Design CRC, start of the top module:
module CRC(
input           clk,         
input           rst_n,       
input  [23:0]   Din,         
input           valid,       
input  [15:0]   size,        
output [14:0]   checksum,    
output          done         
);
Size in the first run: ~190 cells after synthesis, about 23 flip-flops, roughly 1800 um2 of cells after synthesis.
==> flow/config.mk <==
export PLATFORM = sky130hd
export DESIGN_NAME = CRC
export DESIGN_NICKNAME = CRC
export VERILOG_FILES = /design/flow/design.v
export SDC_FILE = /design/flow/constraint.sdc
export NUM_CORES = 4
export LEC_CHECK = 0
export CAP_MARGIN = 10
export CELL_PAD_IN_SITES_GLOBAL_PLACEMENT = 0
export CORE_ASPECT_RATIO = 1.82
export CORE_MARGIN = 7
export CORE_UTILIZATION = 40
export CTS_CLUSTER_DIAMETER = 239
export CTS_CLUSTER_SIZE = 47
export GPL_ROUTABILITY_DRIVEN = 0
export GPL_TIMING_DRIVEN = 1
export MAX_ROUTING_LAYER = met4
export MIN_ROUTING_LAYER = met2
export PLACE_DENSITY_LB_ADDON = 0.27
export SLEW_MARGIN = 20
==> flow/constraint.sdc <==
create_clock -name core_clock -period 5.5 [get_ports {clk}]
set_input_delay 1.1000 -clock core_clock [delete_from_list [all_inputs] [get_ports {clk}]]
set_output_delay 1.1000 -clock core_clock [all_outputs]
set_load 0.01 [all_outputs]
run.sh (not shown) runs the stock make flow with config.mk's settings and CLKGATE_MAP_FILE=.
Next try:
- CAP_MARGIN: 10 -> 20
- CELL_PAD_IN_SITES_GLOBAL_PLACEMENT: 0 -> not set
- CORE_ASPECT_RATIO: 1.82 -> not set
- CORE_UTILIZATION: 40 -> 42
- CTS_CLUSTER_DIAMETER: 239 -> not set
- CTS_CLUSTER_SIZE: 47 -> 46
- GPL_TIMING_DRIVEN: 1 -> not set
- MIN_ROUTING_LAYER: met2 -> not set
- PLACE_DENSITY_LB_ADDON: 0.27 -> 0.1
- SLEW_MARGIN: 20 -> 25
What happened: The changed run produced a clean layout; clock-buffer cell count stays the same; final area went down by 0.51%; power went down by 1.5%.
Next try:
- ABC_AREA: not set -> 1
- CORE_MARGIN: 7 -> 2
- CORE_UTILIZATION: 42 -> 72
- CTS_CLUSTER_DIAMETER: not set -> 295
- GPL_ROUTABILITY_DRIVEN: 0 -> not set
- MAX_ROUTING_LAYER: met4 -> not set
- SETUP_SLACK_MARGIN: not set -> 0.54
- SLEW_MARGIN: 25 -> 20
- clock period: 5.5 -> 1.86 ns (I/O delays scaled with it)
Result: With this change the flow failed in 3_3_place_gp, error FLW-0024; area after synthesis goes up by 3.7%; die area goes down by 52%; synthesized cell count goes up by 42%.
Next try:
- ABC_AREA: 1 -> not set
- CORE_UTILIZATION: 72 -> 44
- CTS_CLUSTER_DIAMETER: 295 -> not set
- CTS_CLUSTER_SIZE: 46 -> not set
- GPL_ROUTABILITY_DRIVEN: not set -> 1
- PLACE_DENSITY_LB_ADDON: 0.1 -> 0.2
- SETUP_SLACK_MARGIN: 0.54 -> not set
- TNS_END_PERCENT: not set -> 70
- clock period: 1.86 -> 6.44 ns (I/O delays scaled with it)
After rerunning:
- This time the run finished with timing, DRC and antenna clean
- die size came out higher by 53%
- area after synthesis came out lower by 3.5%
- synthesized cell count came out lower by 30%

Starting RTL as in the previous note.
==> flow/design.v (excerpt) <==
module CRC(
input           clk,         
input           rst_n,       
input  [23:0]   Din,         
input           valid,       
input  [15:0]   size,        
output [14:0]   checksum,    
output          done         
);
Settings: LEC_CHECK=0, CAP_MARGIN=20, CORE_MARGIN=7, CORE_UTILIZATION=40, CTS_CLUSTER_SIZE=46, MAX_ROUTING_LAYER=met4, PLACE_DENSITY_LB_ADDON=0.1, SLEW_MARGIN=20; clock period 5.5 ns.
Change:
- ABC_AREA: default -> 1
- CORE_MARGIN: 7 -> 2
- CORE_UTILIZATION: 40 -> 72
- CTS_CLUSTER_DIAMETER: default -> 383
- CTS_CLUSTER_SIZE: 46 -> 98
- MAX_ROUTING_LAYER: met4 -> default
- PLACE_DENSITY_LB_ADDON: 0.1 -> default
- clock period: 5.5 -> 2.07 ns (I/O delays scaled with it)
What happened: Now the flow ended with an error in global routing, error DPL-0038; synthesized cell count goes up by 42%; die size decreases by about 54%; area after synthesis rose by 3.7%.
Change:
- CELL_PAD_IN_SITES_GLOBAL_PLACEMENT: default -> 2
- CORE_MARGIN: 2 -> 7
- CORE_UTILIZATION: 72 -> 42
- CTS_CLUSTER_DIAMETER: 383 -> default
- CTS_CLUSTER_SIZE: 98 -> 46
- GPL_ROUTABILITY_DRIVEN: default -> 0
- MAX_ROUTING_LAYER: default -> met4
- PLACE_DENSITY_LB_ADDON: default -> 0.1
- SETUP_SLACK_MARGIN: default -> 0.96
- SLEW_MARGIN: 20 -> 25
- clock period: 2.07 -> 5.5 ns (I/O delays scaled with it)
What happened:
- The changed run passed the timing, DRC and antenna checks
- synthesized cell count is unchanged
- die area increases by 120%
- synthesized area stays the same
Change:
- ABC_AREA: 1 -> default
- CELL_PAD_IN_SITES_GLOBAL_PLACEMENT: 2 -> default
- CORE_MARGIN: 7 -> 2
- CORE_UTILIZATION: 42 -> 40
- CTS_CLUSTER_SIZE: 46 -> default
- GPL_ROUTABILITY_DRIVEN: 0 -> default
- MAX_ROUTING_LAYER: met4 -> default
- PLACE_DENSITY_LB_ADDON: 0.1 -> default
- SETUP_SLACK_MARGIN: 0.96 -> default
- SLEW_MARGIN: 25 -> 20
- clock period: 5.5 -> 4.47 ns (I/O delays scaled with it)
Count of clock-buffer cells in the layout went down by 1.
Final cell count is lower by about 23%.
Utilization falls by 1.8 points.
Flip-flop count does not change.
Power grows by 8.4%.
Sequential share of layout area went up by 0.77 points.
Wire length is lower by 7.7%.
Non-clock buffer count rose by 2.
Global-route usage rose by 2.6 points.
Design area fell by about 2.8%.
Change:
- CORE_UTILIZATION: 40 -> 35
- CTS_CLUSTER_DIAMETER: default -> 383
- CTS_CLUSTER_SIZE: default -> 98
- GPL_ROUTABILITY_DRIVEN: default -> 0
- HOLD_SLACK_MARGIN: default -> -0.08
- TNS_END_PERCENT: default -> 10
- clock period: 4.47 -> 5.5 ns (I/O delays scaled with it)
Effect: Global-route usage shrinks by 1.5 points; setup slack improved by 0.44 ns; total power shrinks by 19%; hold slack stays flat; first-iteration DRC count shrinks by about 40%; core utilization shrinks by 6.5 points.
No activity file was given, so power comes from the tool's default toggle rates.
